== run 1 ==
==> flow/design.v <==
 `timescale 1ns / 1ps
module calc_logic(
   input clk,
   input rst,
   input [4:0] keycode,
   input newkey,
   output [15:0] Xdisplay,
   output LED_NEG_digit,
   output LED_OVW
   );
   localparam[4:0] KEY_CE = 5'b01100,
                   KEY_CA = 5'b00100,
                   KEY_MULTI = 5'b01001,
                   KEY_SUB = 5'b01010,
                   KEY_ADD = 5'b01011,
                   KEY_SQR = 5'b00001,
                   KEY_CH_SIGN = 5'b00010,
                   KEY_EQUALS = 5'b00011;
   reg signed [17:0] X, nextX, Y, nextY, ANS;
   reg [1:0] OP, nextOP;
   wire ADD = (OP == KEY_ADD [1:0]);
   wire SUB = (OP == KEY_SUB [1:0]);
   wire MULTI = (OP == KEY_MULTI [1:0]);        
   wire OP_T2 = (newkey && (keycode[4:2] == 3'b010) );
   wire CA = (newkey && (keycode == KEY_CA) );             
   wire CE = (newkey && (keycode == KEY_CE) );
   wire digit = (newkey && (keycode[4] == 1'b1) );
   wire EQUALS = (newkey && (keycode == KEY_EQUALS) );
   wire SQR = (newkey && (keycode == KEY_SQR) );
   wire CH_SIGN = (newkey && (keycode == KEY_CH_SIGN) );
   wire [6:0] CONTROL = {CE, CA, OP_T2, digit, EQUALS, SQR, CH_SIGN};  
   wire signed [17:0] ANS_ADD, ANS_MULTI, ANS_SUB, ANS_SQR, ANS_CH_SIGN;
   assign ANS_ADD = X+Y;
   assign ANS_SUB = Y-X;
   assign ANS_MULTI = X*Y;
   assign ANS_SQR = X*X;
   assign ANS_CH_SIGN = X*-1;  
   assign LED_OVW = X[16]; 
   assign Xdisplay = X[15:0];
   assign LED_NEG_digit = X[17];  
   always @ (ADD, MULTI, SUB, ANS_ADD, ANS_MULTI, ANS_SUB, X)
       case({ADD, SUB, MULTI})
           3'b100: ANS = ANS_ADD;
           3'b010: ANS = ANS_SUB;
           3'b001: ANS = ANS_MULTI;
           default: ANS = X;
       endcase   
   always @ (CONTROL, X, keycode, ANS, ANS_SQR, ANS_CH_SIGN)
       casez(CONTROL)
           7'b1000000: nextX = 18'b0;
           7'b?1?????: nextX = 18'b0;
           7'b0010000: nextX = 18'b0;
           7'b0001000: nextX = {X[12:0], keycode[3:0]};  
           7'b0000100: nextX = ANS;
           7'b0000010: nextX = ANS_SQR;
           7'b0000001: nextX = ANS_CH_SIGN;
           default: nextX = X;
       endcase
   always @ (posedge clk or posedge rst)
   begin
       if(rst) X <= 18'b0;
       else X <= nextX;
   end
   always @ (OP_T2, CA, Y, X)
       case({OP_T2, CA})
           2'b00: nextY = Y;
           2'b10: nextY = X;
           default: nextY = 18'b0;
       endcase
   always @ (posedge clk or posedge rst)
     begin
         if(rst) Y <= 18'b0;
         else Y <= nextY;
     end
   always @ (OP_T2, CA, keycode, OP)
       case({OP_T2, CA})
           2'b00: nextOP = OP;
           2'b10: nextOP = keycode[1:0];
           default: nextOP = 2'b0;
       endcase
   always @ (posedge clk or posedge rst)
     begin
         if(rst) OP <= 2'b0;
         else OP <= nextOP;
     end
   endmodule
Settings: LEC_CHECK=0, ABC_AREA=0, CAP_MARGIN=20, CELL_PAD_IN_SITES_DETAIL_PLACEMENT=0, CORE_ASPECT_RATIO=1.21, CORE_MARGIN=2, CORE_UTILIZATION=72, CTS_CLUSTER_DIAMETER=378, CTS_CLUSTER_SIZE=33, MIN_ROUTING_LAYER=met1, PLACE_DENSITY_LB_ADDON=0.01, SETUP_SLACK_MARGIN=-0.41, SLEW_MARGIN=20, TNS_END_PERCENT=70; clock period 5.1 ns.
run.sh (not shown) runs the stock make flow with config.mk's settings and CLKGATE_MAP_FILE=.
From the logs: run 1 reached the end of the flow and failed the layout checks with setup timing.
#### Input delta (run 2 over run 1)
Settings: changing CTS_CLUSTER_SIZE from 33 to 44; removing PLACE_DENSITY_LB_ADDON (formerly 0.01); changing SETUP_SLACK_MARGIN from -0.41 to 0.43; setting PLACE_DENSITY to 0.66 for the first time; changing CORE_UTILIZATION from 72 to 56; removing CTS_CLUSTER_DIAMETER (formerly 378); changing CORE_ASPECT_RATIO from 1.21 to 1.17; changing the clock period (ns, I/O delays scaled along) from 5.1 to 2.54.
--- outcome ---
- What the final checks of run 2 revealed, after a flow that finished every stage, was a layout that fails on setup timing.
- met2 track utilization from global routing, run 1 and run 2, lower one = run 2.
- Comparing run 1 and run 2, the lower post-layout instance count excluding filler cells was measured on run 1.
- Run 1 → run 2: power up 130%, area share of buffers outside the clock network up 4.5 points.
The inputs of run 3 differ from those of run 2 as listed below.
Settings: TNS_END_PERCENT no longer set, was 70; MIN_ROUTING_LAYER no longer set, was met1; ABC_AREA no longer set, was 0; CTS_CLUSTER_SIZE no longer set, was 44; CORE_ASPECT_RATIO no longer set, was 1.17; CORE_UTILIZATION now 58, was 56; SETUP_SLACK_MARGIN no longer set, was 0.43; CELL_PAD_IN_SITES_DETAIL_PLACEMENT no longer set, was 0; PLACE_DENSITY no longer set, was 0.66; the clock period (ns, I/O delays scaled along) now 6.6, was 2.54.
--- outcome ---
- Having completed the whole flow, run 3 delivered a layout that passed the timing, DRC and antenna checks.
- Compared to run 2, run 3 has clock power share 3.9 points higher.
- Looking at hold slack, run 3 sits below run 2.
- Clock distribution area overhead in the final layout: run 3 vs run 2 up 0.23 points
- Summary of run 3 over run 2: worst setup skew after layout increased by 0.0095 ns relative to the old numbers, die span in x increased by 6.1% relative to the old numbers, post-route worst setup slack increased by 3.59 ns relative to the old numbers, die outline height decreased by about 9% relative to the old numbers.
Input changes introduced in run 4 (baseline for comparison: run 3):
Settings: CORE_UTILIZATION: 58 -> 72; ABC_AREA: unset -> 1; the clock period (ns, I/O delays scaled along): 6.6 -> 6.43.
Results
- Changes observed in run 4 relative to run 3: die size saw a decrease; mapped cell area saw an increase; number of vias per cell after detailed routing saw a decrease; number of nets at floorplan saw an increase.
- Worst slack on hold paths ends up higher on run 4.
- The synthesized instance count reported for run 4 is greater than that of run 3 by 37%.
- Run 4 vs run 3, global-route track usage on met1 went up by 6.1 points.
- The higher yosys cell count came out of run 4.
- Worst setup slack ends up higher on run 3.

---

Starts from the design.v that is shown in full above.
==> flow/config.mk <==
export PLATFORM = sky130hd
export DESIGN_NAME = calc_logic
export DESIGN_NICKNAME = calc_logic
export VERILOG_FILES = /design/flow/design.v
export SDC_FILE = /design/flow/constraint.sdc
export NUM_CORES = 4
export LEC_CHECK = 0
export ABC_AREA = 1
export CAP_MARGIN = 20
export CELL_PAD_IN_SITES_GLOBAL_PLACEMENT = 2
export CORE_ASPECT_RATIO = 1.25
export CORE_MARGIN = 5
export CORE_UTILIZATION = 40
export CTS_CLUSTER_DIAMETER = 359
export CTS_CLUSTER_SIZE = 61
export GPL_ROUTABILITY_DRIVEN = 0
export SLEW_MARGIN = 40
==> flow/constraint.sdc <==
create_clock -name core_clock -period 8.0 [get_ports {clk}]
set_input_delay 1.6000 -clock core_clock [delete_from_list [all_inputs] [get_ports {clk}]]
set_output_delay 1.6000 -clock core_clock [all_outputs]
set_load 0.01 [all_outputs]
Change:
Settings changed: CELL_PAD_IN_SITES_GLOBAL_PLACEMENT 2 to not set, CORE_ASPECT_RATIO 1.25 to 0.5, CORE_MARGIN 5 to 2, CORE_UTILIZATION 40 to 50, CTS_CLUSTER_DIAMETER 359 to 20, CTS_CLUSTER_SIZE 61 to 92, GPL_ROUTABILITY_DRIVEN 0 to not set, PLACE_DENSITY set to 0.35, SETUP_SLACK_MARGIN set to 2.31, SLEW_MARGIN 40 to 20, TNS_END_PERCENT set to 20.
Effect: The changed run completed without violations; worst setup slack gets better by 0.74 ns; hold slack gets better by 0.018 ns; critical path depth stays the same; final cell count went down by 1.9%; wire length is lower by 0.62%; sequential share of layout area is about the same; synthesized cell count is unchanged; die size falls by 24%; count of clock-buffer cells in the layout drops by 2; core utilization is higher by 13 points; power goes up by 12%.
Change:
Settings changed: CORE_ASPECT_RATIO 0.5 to not set, CORE_MARGIN 2 to 5, CORE_UTILIZATION 50 to 40, CTS_CLUSTER_DIAMETER 20 to 359, CTS_CLUSTER_SIZE 92 to 61, PLACE_DENSITY 0.35 to not set, SETUP_SLACK_MARGIN 2.31 to not set, SLEW_MARGIN 20 to 35, TNS_END_PERCENT 20 to not set.
The new run went through all stages and came out clean.
Clock power falls by 24%.
Clock-buffer cell count came out higher by 2.
Via count goes down by 3.3%.
Change:
Settings changed: CAP_MARGIN 20 to 5, CELL_PAD_IN_SITES_GLOBAL_PLACEMENT set to 1, CORE_ASPECT_RATIO set to 0.55, CORE_MARGIN 5 to 4, CORE_UTILIZATION 40 to 28, CTS_CLUSTER_DIAMETER 359 to 264, CTS_CLUSTER_SIZE 61 to not set, GPL_ROUTABILITY_DRIVEN set to 0, HOLD_SLACK_MARGIN set to -0.04, MIN_ROUTING_LAYER set to met2, SLEW_MARGIN 35 to 20, TNS_END_PERCENT set to 55.
Effect: The changed run went through all stages and came out clean; worst hold slack got worse by 0.016 ns; power is higher by about a fifth; routed wire length increases by a quarter to a third; sequential share of layout area goes down by 0.11 points; design area grows slightly; count of clock-buffer cells in the layout came out lower by 1; sequential power climbs by roughly a tenth; synthesized area is unchanged; critical path depth goes down by 5.

---

Starts from the design.v that is shown in full above.
==> flow/config.mk <==
export PLATFORM = sky130hd
export DESIGN_NAME = calc_logic
export DESIGN_NICKNAME = calc_logic
export VERILOG_FILES = /design/flow/design.v
export SDC_FILE = /design/flow/constraint.sdc
export NUM_CORES = 4
export LEC_CHECK = 0
export ABC_AREA = 1
export CAP_MARGIN = 20
export CELL_PAD_IN_SITES_DETAIL_PLACEMENT = 0
export CORE_ASPECT_RATIO = 0.68
export CORE_MARGIN = 2
export CORE_UTILIZATION = 50
export CTS_CLUSTER_SIZE = 33
export MIN_ROUTING_LAYER = met1
export PLACE_DENSITY = 0.66
export SETUP_SLACK_MARGIN = 0.71
export SLEW_MARGIN = 20
export TNS_END_PERCENT = 70
==> flow/constraint.sdc <==
create_clock -name core_clock -period 2.71 [get_ports {clk}]
set_input_delay 0.5420 -clock core_clock [delete_from_list [all_inputs] [get_ports {clk}]]
set_output_delay 0.5420 -clock core_clock [all_outputs]
set_load 0.01 [all_outputs]
The baseline reached the layout checks and failed them: negative setup slack.
==> next run, changes <==
Settings changed: ABC_AREA 1 to not set, CELL_PAD_IN_SITES_DETAIL_PLACEMENT 0 to not set, CORE_ASPECT_RATIO 0.68 to not set, CORE_UTILIZATION 50 to 40, CTS_CLUSTER_SIZE 33 to not set, MIN_ROUTING_LAYER met1 to not set, PLACE_DENSITY 0.66 to not set, SETUP_SLACK_MARGIN 0.71 to not set, TNS_END_PERCENT 70 to not set.
Clock period 2.71 ns to 8.0 ns, I/O delays scaled along.
Outcome:
- With this change the flow finished clean
- clock power drops by well over a third
- synthesized area goes down by a little under a tenth
- final cell count came out lower by a quarter to a third
- global-route usage drops by 11 points
- power fell by well over a third
- combinational power went down by well over a third
- design area decreases by a quarter to a third
- clock-buffer cell count is lower by 1
==> next run, changes <==
Settings changed: ABC_AREA set to 1, CAP_MARGIN 20 to 5, CELL_PAD_IN_SITES_GLOBAL_PLACEMENT set to 1, CORE_ASPECT_RATIO set to 0.55, CORE_MARGIN 2 to 4, CORE_UTILIZATION 40 to 28, CTS_CLUSTER_DIAMETER set to 264, GPL_ROUTABILITY_DRIVEN set to 0, HOLD_SLACK_MARGIN set to -0.04, TNS_END_PERCENT set to 55.
Via count increases by a quarter to a third.
Wire length is higher by well over a third.
Final area rose by roughly a tenth.
Final cell count goes up by well over a third.
Worst hold slack gains 0.039 ns.
Synthesized area came out higher by roughly a tenth.

---

// calc_logic: RTL as listed in full above, without the edits since
clock: 5.98 ns
lec_check: 0
abc_area: 0
cap_margin: 20
cell_pad_in_sites_detail_placement: 0
core_aspect_ratio: 0.68
core_margin: 2
core_utilization: 56
cts_cluster_diameter: 198
cts_cluster_size: 99
min_routing_layer: met1
place_density: 0.66
setup_slack_margin: 0.43
slew_margin: 20
tns_end_percent: 10
Edit:
- ABC_AREA: 0 -> not set
- CELL_PAD_IN_SITES_DETAIL_PLACEMENT: 0 -> not set
- CORE_ASPECT_RATIO: 0.68 -> not set
- CORE_UTILIZATION: 56 -> 40
- CTS_CLUSTER_DIAMETER: 198 -> not set
- CTS_CLUSTER_SIZE: 99 -> not set
- MIN_ROUTING_LAYER: met1 -> not set
- PLACE_DENSITY: 0.66 -> not set
- SETUP_SLACK_MARGIN: 0.43 -> not set
- TNS_END_PERCENT: 10 -> not set
- clock period: 5.98 -> 6.6 ns (I/O delays scaled with it)
Effect: Wire length is lower by 6.1%; global-route usage is lower by 9.8 points; clock skew is about the same.
Edit:
- CORE_UTILIZATION: 40 -> 72
- CTS_CLUSTER_SIZE: not set -> 72
- PLACE_DENSITY_LB_ADDON: not set -> 0.0
- SETUP_SLACK_MARGIN: not set -> 0.4
- clock period: 6.6 -> 5.59 ns (I/O delays scaled with it)
With this change the flow produced a layout that fails on setup timing.
Worst setup slack got worse by 690 ps.
Global-route usage climbs by 18 points.
Die size drops by 44%.
Synthesized cell count is unchanged.

---

== v2 ==
// calc_logic: RTL as listed in full above, without the edits since
Settings: LEC_CHECK=0, ABC_AREA=1, CAP_MARGIN=20, CELL_PAD_IN_SITES_DETAIL_PLACEMENT=0, CORE_ASPECT_RATIO=1.74, CORE_MARGIN=2, CORE_UTILIZATION=56, CTS_CLUSTER_DIAMETER=198, CTS_CLUSTER_SIZE=99, MIN_ROUTING_LAYER=met1, PLACE_DENSITY=0.66, SETUP_SLACK_MARGIN=0.43, SLEW_MARGIN=20, TNS_END_PERCENT=10; clock period 5.98 ns.
v2 ran to completion and came out clean on the timing, DRC and antenna checks.
Relative to v2, the following input files were edited for v48:
Settings: changing CTS_CLUSTER_SIZE from 99 to 20; changing CORE_ASPECT_RATIO from 1.74 to 0.86; changing CORE_UTILIZATION from 56 to 61; changing TNS_END_PERCENT from 10 to 70; changing CTS_CLUSTER_DIAMETER from 198 to 312; changing the clock period (ns, I/O delays scaled along) from 5.98 to 3.92.
==> comparison <==
Net switching power figure ended up about 80% higher on v48 than on v2. Number of standard cells after synthesis across v48 and v2: no real change. Going from v2 to v48, die size lost about 8%; first-pass GRT wire length picked up an extra 2.0 mm; power share of the combinational group higher; hold slack moved up. From the logs: v48 reached the end of the flow and failed the layout checks with setup timing.
--- input diff v48..v9 ---
Settings: changing TNS_END_PERCENT from 70 to 10; changing CTS_CLUSTER_SIZE from 20 to 99; changing CORE_ASPECT_RATIO from 0.86 to 0.68; changing CTS_CLUSTER_DIAMETER from 312 to 198; changing CORE_UTILIZATION from 61 to 70; changing the clock period (ns, I/O delays scaled along) from 3.92 to 5.98.
## What came out
Going from v48 to v9, final cell count lost 248; final routed wirelength across all metal layers picked up an extra 2.5%; worst setup slack picked up an extra 1740 ps; count of cells resized by post-cts repair lost 41%.
Of v9 and v48, v48 shows the higher share of total power in combinational logic, with v9 below it.
Total power (lower): v9
The fraction of power consumed by the clock network of v9 is higher than that of v48.
v9 completed; timing, DRC and antenna clean
When the final numbers for v9 and v48 were put side by side, the post-route fraction of the period consumed by the critical path turned out to be greater in v48.

---

Starts from the design.v that is shown in full above.
clock: 6.43 ns
lec_check: 0
abc_area: 1
cap_margin: 20
core_margin: 2
core_utilization: 72
cts_cluster_size: 95
place_density: 0.41
setup_slack_margin: 1.56
slew_margin: 20
Next try:
Settings changed: ABC_AREA 1 to default, CTS_CLUSTER_SIZE 95 to default, PLACE_DENSITY 0.41 to default, PLACE_DENSITY_LB_ADDON from default to 0.0, SETUP_SLACK_MARGIN 1.56 to default.
Clock period 6.43 ns to 5.53 ns, I/O delays scaled along.
After rerunning: The changed run finished with negative setup slack left; cell area decreases by a few percent; count of clock-buffer cells in the layout is unchanged; hold slack is worse by 0.045 ns; wire length decreases by about a fifth; area after synthesis decreases by a little under a tenth; global-route usage decreases by 1.2 points; core utilization increases by 3.7 points.
Next try:
Settings changed: CORE_UTILIZATION 72 to 70, CTS_CLUSTER_SIZE from default to 37, PLACE_DENSITY_LB_ADDON 0.0 to default.
Clock period 5.53 ns to 5.59 ns, I/O delays scaled along.
The new run completed and failed the layout checks on negative setup slack.
Fmax grows by about 7%.
Sequential share of layout area grows by 0.13 points.
Clock-buffer cell count grows by 1.
Final cell count shrinks by about 1.8%.
Via count shrinks by about 6%.
Hold slack gets better by 0.021 ns.
Next try:
Settings changed: CORE_UTILIZATION 70 to 58, CTS_CLUSTER_SIZE 37 to default.
Clock period 5.59 ns to 4.36 ns, I/O delays scaled along.
=> The new run produced a layout that fails on negative setup slack. Final area rises by roughly a tenth. Power went up by well over a third. Flip-flop count stays the same. Area after synthesis is unchanged. Setup slack is worse by 1.2 ns. Via count climbs slightly. Clock skew barely changes. Utilization came out lower by 7.3 points. Die size rose by about a fifth.
Power is estimated from default activity; no workload was simulated.
